Design digital_loc, start of the top module:
module digital_loc(
    input key_a,
    input key_b,
    input key_c,
    input key_d,
    input reset,
	 input clk,
    output [6:0] postion_state,
	 output  [3:0] x,
	 output reg [1:0] Led2,
	 output  [3:0] selector,
	 output reg dot,
	 output S_CLK,
	 output LR_CLK,
	 output M_CLK,
	 output  Sin
    );
	  wire tick;
	 reg [3:0] min2; reg[3:0] min1; reg[2:0] H1; reg [3:0] H2;
	 reg [3:0] A_min2; reg [3:0] A_min1; reg [1:0] A_H1; reg [3:0] A_H2;
	 reg [5:0] sec;
	 ClockDivider twohundredHZ(clk, tick, reset);
	 wire tempa, tempb, tempc, tempd;
	 Debouncing a(key_a,clk,tick,reset,tempa),
					b(key_b,clk,tick,reset,tempb),
					c(key_c,clk,tick,reset,tempc),
					d(key_d,clk,tick,reset,tempd);
	 wire tempAA,tempBB,tempCC,tempDD;
	Rising_Edge_Detector		AA(tempa,clk,tick,reset,tempAA),
									BB(tempb,clk,tick,reset,tempBB),
									CC(tempc,clk,tick,reset,tempCC),
									DD(tempd,clk,tick,reset,tempDD);
integer interal_counter;
reg alarm_sound;
reg [20:0] old_value;
reg condition_alarm;
 reg [3:0] state, nextState;
parameter state_Clock=4'b0001        ,state_Adjust_min2= 4'b0010;
parameter state_Adjust_min1= 4'b0011 ,state_Adjust_H2= 4'b0100;
parameter state_Adjust_H1= 4'b0101   ,state_Adjust_Amin2= 4'b0110;
parameter state_Adjust_Amin1= 4'b0111,state_Adjust_AH2= 4'b1000;
parameter state_Adjust_AH1= 4'b1001  ,state_Pause=4'b1010;
parameter state_Stop_A= 4'b1011      , state_Adjust_X=4'b1111;
assign x = state;
always @(*)
	condition_alarm = (state == state_Adjust_Amin2) || (state == state_Adjust_Amin1) ||
	                  (state == state_Adjust_AH2)   || (state == state_Adjust_AH1);
always @ (*)
if(!tempAA && !tempBB   )
	nextState=state;
else
 case (state)
	state_Clock: begin if(tempAA) nextState = state_Adjust_min2;
	else if(tempBB) nextState =state_Pause;
	else  nextState = state_Clock; end
	state_Pause: begin if(tempBB) nextState=state_Clock;
	else nextState=state_Pause; end
	state_Adjust_min2: begin if(tempAA) nextState= state_Adjust_min1;
	else nextState= state_Clock; end
	state_Adjust_min1: begin if(tempAA) nextState= state_Adjust_H2;
	else nextState= state_Clock; end
  ...
Size: ~1800 cells after synthesis, ~16000 sq um of cells after synthesis.
clock: 10.0 ns
lec_check: 0
cap_margin: 10
core_margin: 2
core_utilization: 40
cts_cluster_size: 15
max_routing_layer: met4
slew_margin: 5
run.sh (not shown) runs the stock make flow with config.mk's settings and CLKGATE_MAP_FILE=.
The first run went through all stages and came out clean.
Next try:
- CAP_MARGIN: 10 -> 20
- CORE_UTILIZATION: 40 -> 58
- CTS_CLUSTER_SIZE: 15 -> default
- MAX_ROUTING_LAYER: met4 -> default
- SLEW_MARGIN: 5 -> 20
- clock period: 10.0 -> 6.89 ns (I/O delays scaled with it)
Effect:
- setup slack got worse by 2400 ps
- via count fell slightly
- routed wire length is lower by a few percent
- hold slack degrades by 6.4 ps
- first-iteration DRC count decreases by about a fifth
- clock power is higher by a quarter to a third
- register-to-register slack is worse by 3000 ps
- die size falls by a quarter to a third
- sequential power climbs by well over a third
Next try:
- ABC_AREA: default -> 1
- CORE_UTILIZATION: 58 -> 70
- clock period: 6.89 -> 3.21 ns (I/O delays scaled with it)
Effect: Core utilization goes up by 15 points. Total power rises by about 120%. Worst setup slack is worse by 2200 ps.
Next try:
- ABC_AREA: 1 -> default
- CORE_UTILIZATION: 70 -> 40
- clock period: 3.21 -> 4.9 ns (I/O delays scaled with it)
Routed wire length drops by 23%.
Global-route usage decreases by 19 points.
Setup slack improves by 600 ps.
Via count drops by 27%.
Clock power falls by 32%.
Non-clock buffer count drops by 39.
Synthesized cell count decreases by 27%.
Synthesized area decreases by 8.2%.
Sequential share of layout area rose by 2.9 points.
Design area drops by 8.3%.


Starting RTL as in the previous note.
Settings: LEC_CHECK=0, CAP_MARGIN=20, CELL_PAD_IN_SITES_DETAIL_PLACEMENT=1, CORE_MARGIN=10, CORE_UTILIZATION=46, CTS_CLUSTER_SIZE=84, GPL_ROUTABILITY_DRIVEN=0, GPL_TIMING_DRIVEN=1, HOLD_SLACK_MARGIN=-0.08, MAX_ROUTING_LAYER=met4, SLEW_MARGIN=30, TNS_END_PERCENT=55; clock period 4.87 ns.
The first run ran to the end with no violations.
Rerun with:
==> flow/config.mk (replaced) <==
export PLATFORM = sky130hd
export DESIGN_NAME = digital_loc
export DESIGN_NICKNAME = digital_loc
export VERILOG_FILES = /design/flow/design.v
export SDC_FILE = /design/flow/constraint.sdc
export NUM_CORES = 4
export LEC_CHECK = 0
export CAP_MARGIN = 20
export CORE_MARGIN = 2
export CORE_UTILIZATION = 10
export SLEW_MARGIN = 20
==> flow/constraint.sdc (replaced) <==
create_clock -name core_clock -period 12.7 [get_ports {clk}]
set_input_delay 2.5400 -clock core_clock [delete_from_list [all_inputs] [get_ports {clk}]]
set_output_delay 2.5400 -clock core_clock [all_outputs]
set_load 0.01 [all_outputs]
After rerunning: The new run finished with timing, DRC and antenna clean; core utilization decreases by 39 points; clock-buffer cell count decreases by 2; register-to-register slack improved by 7900 ps; cell area increases by roughly a tenth; first-iteration DRC count increases by well over a third; synthesized area is unchanged; worst setup slack improved by 6100 ps.
Rerun with:
--- a/flow/config.mk
+++ b/flow/config.mk
@@ -6,6 +6,9 @@
 export NUM_CORES = 4
 export LEC_CHECK = 0
+export ABC_AREA = 1
 export CAP_MARGIN = 20
 export CORE_MARGIN = 2
-export CORE_UTILIZATION = 10
+export CORE_UTILIZATION = 69
+export CTS_CLUSTER_DIAMETER = 369
+export PLACE_DENSITY = 0.39
 export SLEW_MARGIN = 20
==> flow/constraint.sdc (replaced) <==
create_clock -name core_clock -period 4.08 [get_ports {clk}]
set_input_delay 0.8160 -clock core_clock [delete_from_list [all_inputs] [get_ports {clk}]]
set_output_delay 0.8160 -clock core_clock [all_outputs]
set_load 0.01 [all_outputs]
Effect:
- die size goes down by about 80%
- synthesized cell count goes up by about 37%
- worst setup slack degrades by 6500 ps
- clock skew goes down by 5.7 ps
- sequential cell count stays the same
- routed wire length goes up by 15%
- worst hold slack degrades by 190 ps
Rerun with:
--- a/flow/config.mk
+++ b/flow/config.mk
@@ -6,9 +6,6 @@
 export NUM_CORES = 4
 export LEC_CHECK = 0
-export ABC_AREA = 1
 export CAP_MARGIN = 20
 export CORE_MARGIN = 2
-export CORE_UTILIZATION = 69
-export CTS_CLUSTER_DIAMETER = 369
-export PLACE_DENSITY = 0.39
+export CORE_UTILIZATION = 70
 export SLEW_MARGIN = 20
==> flow/constraint.sdc (replaced) <==
create_clock -name core_clock -period 4.47 [get_ports {clk}]
set_input_delay 0.8940 -clock core_clock [delete_from_list [all_inputs] [get_ports {clk}]]
set_output_delay 0.8940 -clock core_clock [all_outputs]
set_load 0.01 [all_outputs]
The changed run went through all stages and came out clean. Combinational power goes down by roughly a tenth. Clock power goes down by about a fifth. Core utilization goes up by 0.95 points. Count of clock-buffer cells in the layout stays the same. Cell area goes down by a little under a tenth. Sequential power goes down by a little under a tenth. Cell count goes down by a quarter to a third. Via count goes down by a quarter to a third.
No activity file was given, so power comes from the tool's default toggle rates.
